Design ELA, start of the top module:
module ELA(clk, rst, ready, in_data, data_rd, req, wen, addr, data_wr, done);
==> flow/config.mk <==
export PLATFORM = sky130hd
export DESIGN_NAME = ELA
export DESIGN_NICKNAME = ELA
export VERILOG_FILES = /design/flow/design.v
export SDC_FILE = /design/flow/constraint.sdc
export NUM_CORES = 4
export LEC_CHECK = 0
export CAP_MARGIN = 20
export CORE_MARGIN = 2
export CORE_UTILIZATION = 40
export SLEW_MARGIN = 20
==> flow/constraint.sdc <==
create_clock -name core_clock -period 8.28 [get_ports {clk}]
set_input_delay 1.6560 -clock core_clock [delete_from_list [all_inputs] [get_ports {clk}]]
set_output_delay 1.6560 -clock core_clock [all_outputs]
set_load 0.01 [all_outputs]
run.sh (not shown) runs the stock make flow with config.mk's settings and CLKGATE_MAP_FILE=.
==> next run, changes <==
Settings changed: CORE_UTILIZATION 40 to 39.
Clock period 8.28 ns to 11.1 ns, I/O delays scaled along.
Result:
- The new run completed with no timing, DRC or antenna violations
- final area falls by 0.40%
- power falls by about 25%
- worst hold slack improved by 0.0049 ns
- die area rises by 2.5%
- sequential power falls by 25%
- register-to-register slack improved by 2.8 ns
- setup slack improved by 0.15 ns
- clock skew falls by 0.0085 ns
==> next run, changes <==
Settings changed: CORE_UTILIZATION 39 to 72, PLACE_DENSITY_LB_ADDON set to 0.0.
Clock period 11.1 ns to 7.22 ns, I/O delays scaled along.
What happened: The changed run finished but failed the layout checks on setup timing; routed wire length rises by about 50%; worst setup slack is worse by 1.3 ns; power came out higher by 56%; via count came out higher by about 12%; design area falls by about 0.3%; critical path depth rose by 7; first-iteration DRC count increases by 78%; hold slack is worse by 0.0093 ns; synthesized area stays the same; global-route usage climbs by 18 points; die area is lower by about 45%.
==> next run, changes <==
Settings changed: CORE_UTILIZATION 72 to 46, PLACE_DENSITY_LB_ADDON 0.0 to unset, SETUP_SLACK_MARGIN set to 1.07.
Clock period 7.22 ns to 4.17 ns, I/O delays scaled along.
Effect: The new run completed and failed the layout checks on setup timing; clock power increases by 80%; hold slack is about the same; synthesized area does not change.
==> next run, changes <==
Settings changed: ABC_AREA set to 1, CORE_UTILIZATION 46 to 68, SETUP_SLACK_MARGIN 1.07 to unset.
Clock period 4.17 ns to 7.2 ns, I/O delays scaled along.
After rerunning: With this change the flow produced a clean layout. Total power shrinks by 42%. Via count is higher by 3.1%. Clock skew increases by 0.020 ns. Die area shrinks by 32%.
==> next run, changes <==
Settings changed: ABC_AREA 1 to unset, CORE_UTILIZATION 68 to 72, PLACE_DENSITY_LB_ADDON set to 0.0.
Clock period 7.2 ns to 6.72 ns, I/O delays scaled along.
Effect: The changed run finished with setup timing left; sequential share of layout area fell by 0.82 points; sequential cell count stays the same; clock power rose by a few percent; total power rose by a few percent; design area rose slightly.

* * *

ELA again, from the RTL that the note above started with.
export LEC_CHECK = 0
export ABC_AREA = 0
export CAP_MARGIN = 40
export CELL_PAD_IN_SITES_DETAIL_PLACEMENT = 1
export CELL_PAD_IN_SITES_GLOBAL_PLACEMENT = 2
export CORE_ASPECT_RATIO = 0.64
export CORE_MARGIN = 2
export CORE_UTILIZATION = 40
export MAX_ROUTING_LAYER = met4
export MIN_ROUTING_LAYER = met2
export SETUP_SLACK_MARGIN = -0.37
export SLEW_MARGIN = 25
create_clock -name core_clock -period 8.5 [get_ports {clk}]
The baseline produced a layout that fails on setup timing.
Next try:
- ABC_AREA: 0 -> not set
- CAP_MARGIN: 40 -> 35
- CELL_PAD_IN_SITES_DETAIL_PLACEMENT: 1 -> not set
- CELL_PAD_IN_SITES_GLOBAL_PLACEMENT: 2 -> not set
- CORE_ASPECT_RATIO: 0.64 -> not set
- MAX_ROUTING_LAYER: met4 -> not set
- MIN_ROUTING_LAYER: met2 -> not set
- SETUP_SLACK_MARGIN: -0.37 -> not set
- SLEW_MARGIN: 25 -> 20
- TNS_END_PERCENT: not set -> 40
Result: With this change the flow ran to the end with no violations; routed wire length went down by 17%; setup slack gains 0.35 ns; final cell count shrinks by 2.0%; core utilization shrinks by 0.25 points; clock power shrinks by 2.8%; total power falls by 1.2%; area after synthesis is unchanged; synthesized cell count stays the same; register-to-register slack is better by 0.07 ns; die area barely changes; cell area decreases by 0.54%.
Next try:
- CAP_MARGIN: 35 -> 40
- CELL_PAD_IN_SITES_DETAIL_PLACEMENT: not set -> 1
- MAX_ROUTING_LAYER: not set -> met4
- MIN_ROUTING_LAYER: not set -> met2
- SETUP_SLACK_MARGIN: not set -> -0.37
- SLEW_MARGIN: 20 -> 25
- TNS_END_PERCENT: 40 -> not set
After rerunning:
- The changed run finished but failed the layout checks on setup timing
- final cell count went up by about 0.6%
- power went up by 2.1%
- synthesized area does not change
- global-route usage went up by 8.4 points
- via count went up by about 30%
- routed wire length went up by 17%
- setup slack got worse by 0.30 ns
- cell area went up by about 0.47%
- fmax went down by about 3.5%
- flip-flop count is unchanged
Next try:
- CAP_MARGIN: 40 -> 20
- CELL_PAD_IN_SITES_DETAIL_PLACEMENT: 1 -> not set
- CORE_UTILIZATION: 40 -> 70
- CTS_CLUSTER_SIZE: not set -> 17
- MAX_ROUTING_LAYER: met4 -> not set
- MIN_ROUTING_LAYER: met2 -> not set
- SETUP_SLACK_MARGIN: -0.37 -> 1.37
- SLEW_MARGIN: 25 -> 20
- clock period: 8.5 -> 4.61 ns (I/O delays scaled with it)
- The changed run stopped in global routing (5_1_grt)
- synthesized cell count is unchanged
- area after synthesis does not change
- die size is lower by 43%

* * *

Starting RTL as in the previous note.
Settings: LEC_CHECK=0, CAP_MARGIN=20, CORE_MARGIN=2, CORE_UTILIZATION=72, PLACE_DENSITY_LB_ADDON=0.0, SETUP_SLACK_MARGIN=1.34, SLEW_MARGIN=20; clock period 4.6 ns.
The starting point never finished: it broke off in 5_1_grt, error DPL-0033.
Rerun with:
CORE_UTILIZATION = 40   (was 72)
PLACE_DENSITY_LB_ADDON = default   (was 0.0)
SETUP_SLACK_MARGIN = default   (was 1.34)
clock period = 8.5 ns   (was 4.6 ns; I/O delays follow)
After rerunning: This time the run finished with timing, DRC and antenna clean; area after synthesis does not change; die size grows by 79%; synthesized cell count does not change.
Rerun with:
CORE_UTILIZATION = 51   (was 40)
clock period = 7.2 ns   (was 8.5 ns; I/O delays follow)
Result: This time the run finished but fails on negative setup slack. Non-clock buffer count grows by 56. Clock power grows by a quarter to a third. Total power climbs by about a fifth. Worst setup slack gets worse by 650 ps. Core utilization climbs by 13 points. Cell area rises slightly. Final cell count decreases by a few percent. Via count climbs by a few percent. Global-route usage came out higher by 3.9 points. Die area came out lower by about a fifth. Area after synthesis does not change.

* * *

Starting RTL as in the previous note.
clock: 4.68 ns
lec_check: 0
abc_area: 1
cap_margin: 20
cell_pad_in_sites_detail_placement: 2
cell_pad_in_sites_global_placement: 1
core_aspect_ratio: 1.82
core_margin: 3
core_utilization: 56
gpl_routability_driven: 0
gpl_timing_driven: 1
hold_slack_margin: 0.29
max_routing_layer: met4
place_density_lb_addon: 0.15
setup_slack_margin: -0.26
slew_margin: 10
The first run did not get past detailed placement (3_5_place_dp).
Then changed:
==> flow/config.mk (replaced) <==
export PLATFORM = sky130hd
export DESIGN_NAME = ELA
export DESIGN_NICKNAME = ELA
export VERILOG_FILES = /design/flow/design.v
export SDC_FILE = /design/flow/constraint.sdc
export NUM_CORES = 4
export LEC_CHECK = 0
export CAP_MARGIN = 20
export CORE_MARGIN = 2
export CORE_UTILIZATION = 72
export PLACE_DENSITY_LB_ADDON = 0.0
export SETUP_SLACK_MARGIN = 1.18
export SLEW_MARGIN = 20
==> flow/constraint.sdc (replaced) <==
create_clock -name core_clock -period 4.61 [get_ports {clk}]
set_input_delay 0.9220 -clock core_clock [delete_from_list [all_inputs] [get_ports {clk}]]
set_output_delay 0.9220 -clock core_clock [all_outputs]
set_load 0.01 [all_outputs]
Outcome: This time the run did not get past global routing (5_1_grt), error DPL-0033. Die size falls by 23%. Synthesized area stays flat. Synthesized cell count came out lower by 4.8%.
Then changed:
==> flow/config.mk (replaced) <==
export PLATFORM = sky130hd
export DESIGN_NAME = ELA
export DESIGN_NICKNAME = ELA
export VERILOG_FILES = /design/flow/design.v
export SDC_FILE = /design/flow/constraint.sdc
export NUM_CORES = 4
export LEC_CHECK = 0
export CAP_MARGIN = 35
export CORE_MARGIN = 2
export CORE_UTILIZATION = 40
export GPL_TIMING_DRIVEN = 0
export HOLD_SLACK_MARGIN = 0.28
export MIN_ROUTING_LAYER = met2
export SLEW_MARGIN = 20
export TNS_END_PERCENT = 40
==> flow/constraint.sdc (replaced) <==
create_clock -name core_clock -period 8.5 [get_ports {clk}]
set_input_delay 1.7000 -clock core_clock [delete_from_list [all_inputs] [get_ports {clk}]]
set_output_delay 1.7000 -clock core_clock [all_outputs]
set_load 0.01 [all_outputs]
Result: With this change the flow finished with timing, DRC and antenna clean. Die size came out higher by 79%. Synthesized cell count is unchanged. Area after synthesis does not change.

* * *

Setup of build 80:
Starting RTL as in the previous note.
Design ELA, start of the top module:
module ELA(clk, rst, ready, in_data, data_rd, req, wen, addr, data_wr, done);
export LEC_CHECK = 0
export ABC_AREA = 1
export CAP_MARGIN = 20
export CELL_PAD_IN_SITES_DETAIL_PLACEMENT = 2
export CELL_PAD_IN_SITES_GLOBAL_PLACEMENT = 1
export CORE_ASPECT_RATIO = 1.78
export CORE_MARGIN = 2
export CORE_UTILIZATION = 56
export GPL_ROUTABILITY_DRIVEN = 0
export GPL_TIMING_DRIVEN = 0
export HOLD_SLACK_MARGIN = 0.29
export MAX_ROUTING_LAYER = met4
export PLACE_DENSITY_LB_ADDON = 0.15
export SETUP_SLACK_MARGIN = 0.36
export SLEW_MARGIN = 20
create_clock -name core_clock -period 4.68 [get_ports {clk}]
Build 80 terminated abnormally: 3_5_place_dp reported DPL-0033.
Edits applied to the flow inputs when going from build 80 to build 69:
Settings: SETUP_SLACK_MARGIN removed (was 0.36); CORE_UTILIZATION changed from 56 to 52; CELL_PAD_IN_SITES_GLOBAL_PLACEMENT removed (was 1); MAX_ROUTING_LAYER removed (was met4); GPL_ROUTABILITY_DRIVEN removed (was 0); GPL_TIMING_DRIVEN removed (was 0); HOLD_SLACK_MARGIN removed (was 0.29); CELL_PAD_IN_SITES_DETAIL_PLACEMENT removed (was 2); PLACE_DENSITY_LB_ADDON removed (was 0.15); CORE_ASPECT_RATIO removed (was 1.78); ABC_AREA removed (was 1); the clock period (ns, I/O delays scaled along) changed from 4.68 to 8.28.
Results
Build 69: all stages complete, timing, DRC and antenna checks passed
Build 69 vs. build 80: post-synth area from yosys stat now sits at about the same level; net count of the mapped netlist now smaller; synthesized-area fraction occupied by and/or/nand/nor cells lost 0.92 points.
~same area share of fa/ha/maj cells after synthesis in build 69 and build 80
Overall die height down 22% in build 69 wrt build 80
Build 69 vs build 80, synthesized area divided by synthesized cell count went up by 5.2%.
Synthesized-area fraction occupied by xor and xnor cells of build 80 is on par with build 69.
In build 69, the portion of netlist area occupied by mux cells came out 0.60 points above the value in build 80.
| area after synthesis | build 69 vs build 80 | ≈ equal |
Looking at floorplan die area, build 69 sits 7.6% higher than build 80 does.
Inputs modified between build 69 and build 63:
Settings: putting PLACE_DENSITY_LB_ADDON at 0.0 where nothing was set; putting SETUP_SLACK_MARGIN at 1.34 where nothing was set; putting CTS_CLUSTER_SIZE at 41 where nothing was set; swapping 52 for 65 in CORE_UTILIZATION; swapping 8.28 for 4.6 in the clock period (ns, I/O delays scaled along).
## What came out
- From the logs: build 63 reached the end of the flow and failed the layout checks with negative setup slack.
- Of build 69 and build 63, the lower post-cts repair resize count belongs to build 69.
- When build 63 is set beside build 69, its largest stage delay on the critical path turns out to be 0.02 ns smaller.
- The post-layout instance area of build 63 exceeds that of build 69 by about 2%.
- On share of power burned in combinational logic, build 63 tracks build 69 almost exactly.
- Compared to build 69, the routing of build 63 uses more wire.
Power is estimated from default activity; no workload was simulated.
